==> run G <==
// conv
module conv(
           input Aclk,
           input rst,
           input [7:0] Xin,
           input [7:0] Kin,
           output reg [7:0] Rout,
           output reg result_done
       );
reg [7:0] pattern [9-1:0];
reg [4:0] daddr;
wire pattern_done;
reg [7:0] kernel [4-1:0];
reg [4:0] kaddr;
wire kernel_done;
reg [7:0] result [4-1:0];
reg [4:0] out_cnt;
integer i;
assign pattern_done = (daddr-1>=9) ? 1'd1 : 1'd0;
always@(posedge Aclk)
begin
    if(rst)
    begin
        for(i=0;i<9;i=i+1)
        begin
            pattern[i] <= 7'd0;
        end
        daddr <= 5'd1;   
    end
    else
    begin
        if(pattern_done)
        begin
            pattern[daddr] <= pattern[daddr];
            daddr <= daddr;
        end
        else
        begin
            pattern[daddr-1] <= Xin;
            daddr <= daddr + 5'd1;
        end
    end
end
assign kernel_done = (kaddr-1>=4) ? 1'd1 : 1'd0;
always@(posedge Aclk)
begin
    if(rst)
    begin
        for(i=0;i<4;i=i+1)
        begin
            kernel[i] <= 7'd0;
        end
        kaddr <= 5'd1;
    end
    else
    begin
        if(kernel_done)
        begin
            kernel[kaddr] <= kernel[kaddr];
            kaddr <= kaddr;
        end
        else
        begin
            kernel[kaddr-1] <= Kin;
            kaddr <= kaddr + 5'd1;
        end
    end
end
always@(*)
begin
    if(rst)
    begin
        for(i=0;i<4;i=i+1)
        begin
            result[i] = 7'd0;
        end
    end
    else
    begin
        if(pattern_done & kernel_done)
        begin
            result[0] = pattern[0]*kernel[0] + pattern[1]*kernel[1] + pattern[3]*kernel[2] + pattern[4]*kernel[3];
            result[1] = pattern[1]*kernel[0] + pattern[2]*kernel[1] + pattern[4]*kernel[2] + pattern[5]*kernel[3];
  ...
make LEC_CHECK=0 CAP_MARGIN=20 CORE_MARGIN=2 CORE_UTILIZATION=60 CTS_CLUSTER_SIZE=98 PLACE_DENSITY=0.35 SETUP_SLACK_MARGIN=1.17 SLEW_MARGIN=20 finish   # period 4.88 ns
run.sh (not shown) runs the stock make flow with config.mk's settings and CLKGATE_MAP_FILE=.
==> run B: changes against run G <==
Settings changed: CORE_UTILIZATION 60 to 40, CTS_CLUSTER_SIZE 98 to not set, PLACE_DENSITY 0.35 to not set, SETUP_SLACK_MARGIN 1.17 to not set.
==> flow/constraint.sdc (replaced) <==
create_clock -name core_clock -period 7.85 [get_ports {Aclk}]
set_input_delay 1.5700 -clock core_clock [delete_from_list [all_inputs] [get_ports {Aclk}]]
set_output_delay 1.5700 -clock core_clock [all_outputs]
set_load 0.01 [all_outputs]
==> run summary <==
Implementation status.

- The worst hold-check slack is 0.483 ns.
- The run finished with no timing, DRC or antenna violations.
- The via count of the first global-routing pass is 16.1k.
- The region available for standard cell placement spans 0.0526 mm^2.
- The floorplan has 84 rows.
Source of the figures above: run B

==> run summary <==
Implementation status.

- The run finished, with violations left.
- The post-route worst setup slack is -1.98 ns.
- Hold timing on the final database bottoms out at a slack of 0.482 ns.
- Per the finish-stage timing summary, setup violations number 6.
- The cell row count is 68.
- The report lists the violated layout checks as setup timing.
- The via count of the first global-routing pass came to 17.4k.
Source of the figures above: run G


==> inputs of v35 <==
conv again, from the RTL that the note above started with.
==> flow/config.mk <==
export PLATFORM = sky130hd
export DESIGN_NAME = conv
export DESIGN_NICKNAME = conv
export VERILOG_FILES = /design/flow/design.v
export SDC_FILE = /design/flow/constraint.sdc
export NUM_CORES = 4
export LEC_CHECK = 0
export ABC_AREA = 1
export CAP_MARGIN = 15
export CELL_PAD_IN_SITES_DETAIL_PLACEMENT = 1
export CELL_PAD_IN_SITES_GLOBAL_PLACEMENT = 3
export CORE_ASPECT_RATIO = 0.89
export CORE_MARGIN = 3
export CORE_UTILIZATION = 70
export CTS_CLUSTER_SIZE = 50
export GPL_TIMING_DRIVEN = 0
export MAX_ROUTING_LAYER = met4
export SETUP_SLACK_MARGIN = 0.06
export SLEW_MARGIN = 20
export TNS_END_PERCENT = 10
==> flow/constraint.sdc <==
create_clock -name core_clock -period 5.79 [get_ports {Aclk}]
set_input_delay 1.1580 -clock core_clock [delete_from_list [all_inputs] [get_ports {Aclk}]]
set_output_delay 1.1580 -clock core_clock [all_outputs]
set_load 0.01 [all_outputs]
==> v16: changes against v35 <==
==> flow/config.mk (replaced) <==
export PLATFORM = sky130hd
export DESIGN_NAME = conv
export DESIGN_NICKNAME = conv
export VERILOG_FILES = /design/flow/design.v
export SDC_FILE = /design/flow/constraint.sdc
export NUM_CORES = 4
export LEC_CHECK = 0
export ABC_AREA = 0
export CAP_MARGIN = 25
export CORE_MARGIN = 2
export CORE_UTILIZATION = 21
export GPL_ROUTABILITY_DRIVEN = 0
export SLEW_MARGIN = 20
==> flow/constraint.sdc (replaced) <==
create_clock -name core_clock -period 10.0 [get_ports {Aclk}]
set_input_delay 2.0000 -clock core_clock [delete_from_list [all_inputs] [get_ports {Aclk}]]
set_output_delay 2.0000 -clock core_clock [all_outputs]
set_load 0.01 [all_outputs]
==> notes <==
- v16 ran to the end with no violations. v35 aborted during global placement without I/O (3_1_place_gp_skip_io) with GPL-0301.
- Area after synthesis: v35 is larger than v16 (about 8%).
- Against v16, the synthesized cell count of v35 is larger by about 40%.
- Against v16, the die size of v35 is lower by 66%.
==> figures <==
| metric | v16 | v35 |
|---|---|---|
| Result of the run | no timing/DRC/antenna violations | stopped before the end |
| Failing step | - | global placement without I/O (3_1_place_gp_skip_io) |
| Cell Type Count | 43 | 41 |
| Chip area | 104000 um^2 | 34990 um^2 |
| Number of placement rows | 116 | 61 |
| Synth Area per Inst | 9.368 um^2 | 7.311 um^2 |
| Synthesized instance count | 2273 | 3138 |
| Core Box Area | 100300 um^2 | 31750 um^2 |
| Width of the die | 322.4 um | 197.9 um |
| Register share after synthesis | 16.64% | 15.45% |
| Aoi/oai-family share of the synthesized area | 1.498% | 1.418% |
| Pre-placement core utilization | 21.23% | 72.26% |
| Number of nets at floorplan | 2841 | 3706 |
| Most repeated cell in the gate-level netlist after synthesis | sky130_fd_sc_hd__inv_1 | sky130_fd_sc_hd__nand2_1 |
| Portion of synthesized cell area occupied by the leading cell type | 27.08% | 25.13% |
| Area of the mapped netlist | 21290 um^2 | 22940 um^2 |
| Post-synthesis share of cell area spent on and, or, nand and nor gates | 18.69% | 22.09% |
| Vert. Die Dim | 322.4 um | 176.8 um |
| Area of the synthesized netlist per yosys stat | 21290 um^2 | 22940 um^2 |
| Mux cell area share after synthesis | 0.04701% | 0% |
| Fraction of the mapped netlist area in adder cells | 42.47% | 39.42% |
| Area share of xor/xnor cells in the synthesized design | 11.06% | 4.227% |

==> violet: inputs <==
Starting RTL as in the previous note.
export LEC_CHECK = 0
export CAP_MARGIN = 0
export CORE_ASPECT_RATIO = 0.89
export CORE_MARGIN = 2
export CORE_UTILIZATION = 72
export CTS_CLUSTER_DIAMETER = 260
export CTS_CLUSTER_SIZE = 48
export GPL_ROUTABILITY_DRIVEN = 0
export GPL_TIMING_DRIVEN = 1
export HOLD_SLACK_MARGIN = -0.07
export MIN_ROUTING_LAYER = met1
export PLACE_DENSITY_LB_ADDON = 0.0
export SETUP_SLACK_MARGIN = 1.67
export SLEW_MARGIN = 20
export TNS_END_PERCENT = 50
create_clock -name core_clock -period 5.69 [get_ports {Aclk}]
==> harbor: changes against violet <==
- CAP_MARGIN: 0 -> 20
- CORE_ASPECT_RATIO: 0.89 -> unset
- CORE_UTILIZATION: 72 -> 52
- CTS_CLUSTER_DIAMETER: 260 -> unset
- CTS_CLUSTER_SIZE: 48 -> unset
- GPL_ROUTABILITY_DRIVEN: 0 -> unset
- GPL_TIMING_DRIVEN: 1 -> unset
- HOLD_SLACK_MARGIN: -0.07 -> unset
- MIN_ROUTING_LAYER: met1 -> unset
- PLACE_DENSITY_LB_ADDON: 0.0 -> unset
- SETUP_SLACK_MARGIN: 1.67 -> unset
- TNS_END_PERCENT: 50 -> unset
==> flow/constraint.sdc (replaced) <==
create_clock -name core_clock -period 4.88 [get_ports {Aclk}]
set_input_delay 0.9760 -clock core_clock [delete_from_list [all_inputs] [get_ports {Aclk}]]
set_output_delay 0.9760 -clock core_clock [all_outputs]
set_load 0.01 [all_outputs]
==> zinc: changes against violet <==
- CORE_ASPECT_RATIO: 0.89 -> 0.92
- CTS_CLUSTER_DIAMETER: 260 -> unset
- CTS_CLUSTER_SIZE: 48 -> 81
- GPL_ROUTABILITY_DRIVEN: 0 -> unset
- GPL_TIMING_DRIVEN: 1 -> unset
- HOLD_SLACK_MARGIN: -0.07 -> unset
- MIN_ROUTING_LAYER: met1 -> unset
- SETUP_SLACK_MARGIN: 1.67 -> 1.83
- TNS_END_PERCENT: 50 -> 65
==> flow/constraint.sdc (replaced) <==
create_clock -name core_clock -period 6.5 [get_ports {Aclk}]
set_input_delay 1.3000 -clock core_clock [delete_from_list [all_inputs] [get_ports {Aclk}]]
set_output_delay 1.3000 -clock core_clock [all_outputs]
set_load 0.01 [all_outputs]
==> notes <==
- In critical path depth, harbor and violet do not differ.
- zinc finished but failed the layout checks on setup timing. violet produced a layout that fails on setup timing. harbor produced a layout that fails on setup timing.
- Between harbor and violet, the lower first-iteration DRC count is in harbor (gap 41%, measured against violet).
- Between zinc and violet, the lower cell area is in zinc (gap 2.5%, measured against violet).
- Fmax, lowest first: violet, zinc, harbor.
- Clock skew, lowest first: violet, harbor, zinc.
- In count of clock-buffer cells in the layout, zinc and harbor do not differ.
- In synthesized cell count, zinc and violet do not differ.
==> figures <==
Ant. Diodes: harbor 1; violet 2; zinc 0
Gate Area: harbor 0.0160 mm^2; violet 0.0160 mm^2; zinc 0.0159 mm^2
GR met2 Demand/Resource: harbor 0.521; violet 0.669; zinc 0.674
DRT met1 WL: harbor 26800 um; violet 23200 um; zinc 23100 um
Clock transition time at the flip-flop clock pins of the worst setup and hold paths: harbor 0.06 ns; violet 0.07 ns; zinc 0.06 ns
Global-route wire length before repair: harbor 98700 um; violet 97900 um; zinc 95500 um
Area growth, synth to finish: harbor 17.8%; violet 16.8%; zinc 13.9%
Final wirelength: harbor 64800 um; violet 63100 um; zinc 61400 um
Share of the final layout cell area in multi-input gates: harbor 0.639; violet 0.644; zinc 0.657
Rows: harbor 74; violet 59; zinc 60
Area of the die: harbor 0.0426 mm^2; violet 0.0310 mm^2; zinc 0.0310 mm^2
Worst Clk Skew: harbor 0.0168 ns; violet 0.00871 ns; zinc 0.0206 ns
Outcome: harbor failed layout checks; violet failed layout checks; zinc failed layout checks
Layout check failures: harbor setup timing; violet setup timing; zinc setup timing
CLK BUF: harbor 19; violet 17; zinc 19
Final hold slack: harbor 0.478 ns; violet 0.488 ns; zinc 0.509 ns
Flop-to-flop setup slack: harbor -1.85 ns; violet -1.14 ns; zinc -0.27 ns
Global routing usage on met1: harbor 0.426; violet 0.556; zinc 0.541
Worst path max stage delay: harbor 0.58 ns; violet 0.53 ns; zinc 0.52 ns
Actual slew at the worst max-slew pin: harbor 0.848 ns; violet 0.732 ns; zinc 1.08 ns

==> job 8257 <==
==> flow/design.v <==
`timescale 1ns/100ps
module conv(
           input Aclk,
           input rst,
           input [7:0] Xin,
           input [7:0] Kin,
           output reg [7:0] Rout,
           output reg result_done
       );
reg [7:0] pattern [9-1:0];
reg [4:0] daddr;
wire pattern_done;
reg [7:0] kernel [4-1:0];
reg [4:0] kaddr;
wire kernel_done;
reg [7:0] result [4-1:0];
reg [4:0] out_cnt;
integer i;
assign pattern_done = (daddr-1>=9) ? 1'd1 : 1'd0;
always@(posedge Aclk)
begin
    if(rst)
    begin
        for(i=0;i<9;i=i+1)
        begin
            pattern[i] <= 7'd0;
        end
        daddr <= 5'd1;   
    end
    else
    begin
        if(pattern_done)
        begin
            pattern[daddr] <= pattern[daddr];
            daddr <= daddr;
        end
        else
        begin
            pattern[daddr-1] <= Xin;
            daddr <= daddr + 5'd1;
        end
    end
end
assign kernel_done = (kaddr-1>=4) ? 1'd1 : 1'd0;
always@(posedge Aclk)
begin
    if(rst)
    begin
        for(i=0;i<4;i=i+1)
        begin
            kernel[i] <= 7'd0;
        end
        kaddr <= 5'd1;
    end
    else
    begin
        if(kernel_done)
        begin
            kernel[kaddr] <= kernel[kaddr];
            kaddr <= kaddr;
        end
        else
        begin
            kernel[kaddr-1] <= Kin;
            kaddr <= kaddr + 5'd1;
        end
    end
end
always@(*)
begin
    if(rst)
    begin
        for(i=0;i<4;i=i+1)
        begin
            result[i] = 7'd0;
        end
    end
    else
    begin
        if(pattern_done & kernel_done)
        begin
            result[0] = pattern[0]*kernel[0] + pattern[1]*kernel[1] + pattern[3]*kernel[2] + pattern[4]*kernel[3];
            result[1] = pattern[1]*kernel[0] + pattern[2]*kernel[1] + pattern[4]*kernel[2] + pattern[5]*kernel[3];
            result[2] = pattern[3]*kernel[0] + pattern[4]*kernel[1] + pattern[6]*kernel[2] + pattern[7]*kernel[3];
            result[3] = pattern[4]*kernel[0] + pattern[5]*kernel[1] + pattern[7]*kernel[2] + pattern[8]*kernel[3];
        end
        else
        begin
            for(i=0;i<4;i=i+1)
            begin
                result[i] = 7'd0;
            end
        end
    end
end
always@(posedge Aclk)
begin
    if(rst)
    begin
        result_done <= 1'd0;
    end
    else
    begin
        if(pattern_done & kernel_done)
        begin
            result_done <= 1'd1;
        end
        else
        begin
            result_done <= result_done;
        end
    end
end
always@(posedge Aclk)
begin
    if(rst)
    begin
        Rout <= 7'd0;
        out_cnt <= 5'd1;
    end
    else
    begin
        if(pattern_done & kernel_done)
        begin
            out_cnt <= out_cnt + 5'd1;
            Rout <= result[out_cnt-1];
        end
        else
        begin
            out_cnt <= 5'd1;
            Rout <= 5'd0;
        end
    end
end
endmodule
==> flow/run.sh <==
#!/bin/bash
# the make line also repeats each setting of config.mk as NAME=value (left out here)
make -C /OpenROAD-flow-scripts/flow DESIGN_CONFIG=/design/flow/config.mk WORK_HOME=/design/flow/orfs CLKGATE_MAP_FILE= finish
==> flow/config.mk <==
export PLATFORM = sky130hd
export DESIGN_NAME = conv
export DESIGN_NICKNAME = conv
export VERILOG_FILES = /design/flow/design.v
export SDC_FILE = /design/flow/constraint.sdc
export NUM_CORES = 4
export LEC_CHECK = 0
export ABC_AREA = 1
export CAP_MARGIN = 20
export CORE_MARGIN = 2
export CORE_UTILIZATION = 58
export SLEW_MARGIN = 20
export TNS_END_PERCENT = 85
==> flow/constraint.sdc <==
create_clock -name core_clock -period 6.9 [get_ports {Aclk}]
set_input_delay 1.3800 -clock core_clock [delete_from_list [all_inputs] [get_ports {Aclk}]]
set_output_delay 1.3800 -clock core_clock [all_outputs]
set_load 0.01 [all_outputs]
==> job 5258 (differences from job 8257) <==
Settings changed: ABC_AREA 1 to default, CORE_UTILIZATION 58 to 47, SETUP_SLACK_MARGIN from default to 1.17, TNS_END_PERCENT 85 to default.
==> flow/constraint.sdc (replaced) <==
create_clock -name core_clock -period 4.88 [get_ports {Aclk}]
set_input_delay 0.9760 -clock core_clock [delete_from_list [all_inputs] [get_ports {Aclk}]]
set_output_delay 0.9760 -clock core_clock [all_outputs]
set_load 0.01 [all_outputs]
==> notes <==
Job 5258 finished but failed the layout checks on setup timing. Job 8257 produced a clean layout. In job 5258 the core utilization is lower than in job 8257, by 9.0 points. Of job 5258 and job 8257, job 8257 has the higher clock skew (gap 0.0021 ns). Clock-buffer cell count is the same in job 5258 and job 8257. Design area: job 5258 is smaller than job 8257 (about 0.9%). Between job 5258 and job 8257, the lower via count is in job 5258 (gap about 19%, measured against job 8257).
==> figures <==
CP bufs+invs: job 8257 8; job 5258 3
Adder-cell area share of the yosys netlist: job 8257 39.42%; job 5258 42.47%
Aggregate routed wire length: job 8257 70,230 um; job 5258 64,100 um
Required time of the critical path: job 8257 7.29 ns; job 5258 5.21 ns
Startpoint of the most critical register-to-register path: job 8257 kernel[3][2]$_DFFE_PP_; job 5258 pattern[4][1]$_SDFFCE_PN0P_
Yosys cell count: job 8257 3,138; job 5258 2,273
Post-synth top area share: job 8257 25.13%; job 5258 27.08%
Outcome: job 8257 no timing/DRC/antenna violations; job 5258 failed layout checks
Violated checks: job 8257 -; job 5258 setup timing
